## fir_filter
module fir_filter(
    input               		clk,
    input               		n_rst,
    input  		signed	[7:0] 	din,    
    output reg 	signed 	[7:0] 	dout 
);
export LEC_CHECK = 0
export CAP_MARGIN = 30
export CELL_PAD_IN_SITES_DETAIL_PLACEMENT = 2
export CORE_ASPECT_RATIO = 1.82
export CORE_MARGIN = 2
export CORE_UTILIZATION = 40
export CTS_CLUSTER_SIZE = 34
export GPL_TIMING_DRIVEN = 0
export MAX_ROUTING_LAYER = met4
export MIN_ROUTING_LAYER = met2
export PLACE_DENSITY_LB_ADDON = 0.07
export SLEW_MARGIN = 5
create_clock -name core_clock -period 6.0 [get_ports {clk}]
run.sh (not shown) runs the stock make flow with config.mk's settings and CLKGATE_MAP_FILE=.
The baseline produced a clean layout.
Then changed:
==> flow/config.mk (replaced) <==
export PLATFORM = sky130hd
export DESIGN_NAME = fir_filter
export DESIGN_NICKNAME = fir_filter
export VERILOG_FILES = /design/flow/design.v
export SDC_FILE = /design/flow/constraint.sdc
export NUM_CORES = 4
export LEC_CHECK = 0
export CAP_MARGIN = 20
export CORE_MARGIN = 2
export CORE_UTILIZATION = 40
export SLEW_MARGIN = 20
==> flow/constraint.sdc (replaced) <==
create_clock -name core_clock -period 5.55 [get_ports {clk}]
set_input_delay 1.1100 -clock core_clock [delete_from_list [all_inputs] [get_ports {clk}]]
set_output_delay 1.1100 -clock core_clock [all_outputs]
set_load 0.01 [all_outputs]
Effect: Utilization climbs by 0.34 points. Non-clock buffer count climbs by 3. Synthesized area stays the same. Worst hold slack is worse by 5.3 ps. Sequential share of layout area hardly moves. Via count drops by 32%. Global-route usage drops by 16 points.


Setup of run A:
Starting RTL as in the previous note.
## fir_filter
module fir_filter(
    input               		clk,
    input               		n_rst,
    input  		signed	[7:0] 	din,    
    output reg 	signed 	[7:0] 	dout 
);
localparam signed B0 = -24;
localparam signed B1 = -21;
localparam signed B2 =   0;
localparam signed B3 =  37;
localparam signed B4 =  80;
localparam signed B5 = 114;
localparam signed B6 = 127;
reg signed [7:0] din_d;
reg signed [7:0] din_d1;
reg signed [7:0] din_d2;
reg signed [7:0] din_d3;
reg signed [7:0] din_d4;
reg signed [7:0] din_d5;
reg signed [7:0] din_d6;
reg signed [7:0] din_d7;
reg signed [7:0] din_d8;
reg signed [7:0] din_d9;
reg signed [7:0] din_d10;
reg signed [7:0] din_d11;
reg signed [7:0] din_d12;
wire signed [8:0] sum_w0;
wire signed [8:0] sum_w1;
wire signed [8:0] sum_w2;
wire signed [8:0] sum_w3;
wire signed [8:0] sum_w4;
wire signed [8:0] sum_w5;
wire signed [8:0] sum_w6;
wire signed [16:0] mul_0;
wire signed [16:0] mul_1;
wire signed [16:0] mul_2;
wire signed [16:0] mul_3;
wire signed [16:0] mul_4;
wire signed [16:0] mul_5;
wire signed [16:0] mul_6;
reg signed [16:0] mul_0d;
reg signed [16:0] mul_1d;
reg signed [16:0] mul_2d;
reg signed [16:0] mul_3d;
reg signed [16:0] mul_4d;
reg signed [16:0] mul_5d;
reg signed [16:0] mul_6d;
wire signed [17:0] sum_w00;
wire signed [17:0] sum_w01;
wire signed [17:0] sum_w02;
wire signed [17:0] sum_w03;
reg signed [17:0] sum_w00d;
reg signed [17:0] sum_w01d;
reg signed [17:0] sum_w02d;
reg signed [17:0] sum_w03d;
wire signed [18:0] sum_w000;
wire signed [18:0] sum_w001;
wire signed [19:0] sum_all;
wire signed [7:0] sum_finish;
always @(posedge clk or negedge n_rst) begin
	if (!n_rst) begin 
		din_d <= 8'h0;
	end
	else begin 
		din_d <= din;
	end
end
always @(posedge clk or negedge n_rst) begin
    if (!n_rst) begin 
        dout <= 8'sd0;
	end
    else begin 
        dout <= sum_finish;
	end
end
always @(posedge clk or negedge n_rst) begin
    if (!n_rst) begin
        din_d1  <= 8'sd0; 
        din_d2  <= 8'sd0; 
        din_d3  <= 8'sd0; 
        din_d4  <= 8'sd0;
  ...
clock: 4.72 ns
lec_check: 0
cap_margin: 20
core_margin: 2
core_utilization: 50
setup_slack_margin: 0.88
slew_margin: 20
The layout from run A, despite a flow that completed every stage, fails the layout checks, with the failing checks listed as negative setup slack.
--- input diff run A..run B ---
- setting CTS_CLUSTER_SIZE to 74 for the first time
- changing SETUP_SLACK_MARGIN from 0.88 to 1.51
- changing CORE_UTILIZATION from 50 to 72
- setting PLACE_DENSITY_LB_ADDON to 0.05 for the first time
- setting ABC_AREA to 1 for the first time
- changing the clock period (ns, I/O delays scaled along) from 4.72 to 5.14
## What came out
5_1_grt: run B exited with error. Initial cell density of the core | run B above run A. On number of different library cells in the post-synthesis netlist: between run A and run B, it ends up lower for run B. On worst setup timing slack at the placement stage: run B sits above run A. Lower quantity of gates resized following cts was reported by run A, not run B.
Inputs modified between run B and run C:
- PLACE_DENSITY_LB_ADDON: 0.05 -> 0.15
- CTS_CLUSTER_SIZE: 74 -> 99
- SETUP_SLACK_MARGIN: 1.51 -> 0.79
==> results <==
Run C finished end to end and its layout was clean on timing, DRC and antenna.
The synthesized cell count of run B and that of run C are within noise of each other.
In the reports for run B and run C, the smaller buffers inserted during post-CTS setup optimization belongs to run C.
~same xor and xnor fraction of the mapped netlist area in run B and run C
Summary of run C over run B: detailed-placement wirelength estimate shrank by 4.3%, total CTS buffers held steady, area fraction in compound gates after synthesis held steady, area reported by Yosys stat held steady.
The lower post-cts repair resize count came out of run C.
Run C and run B ended up with roughly the same number of cells after detailed placement.
As far as async set or reset register ratio after synthesis is concerned, run B and run C perform about the same.
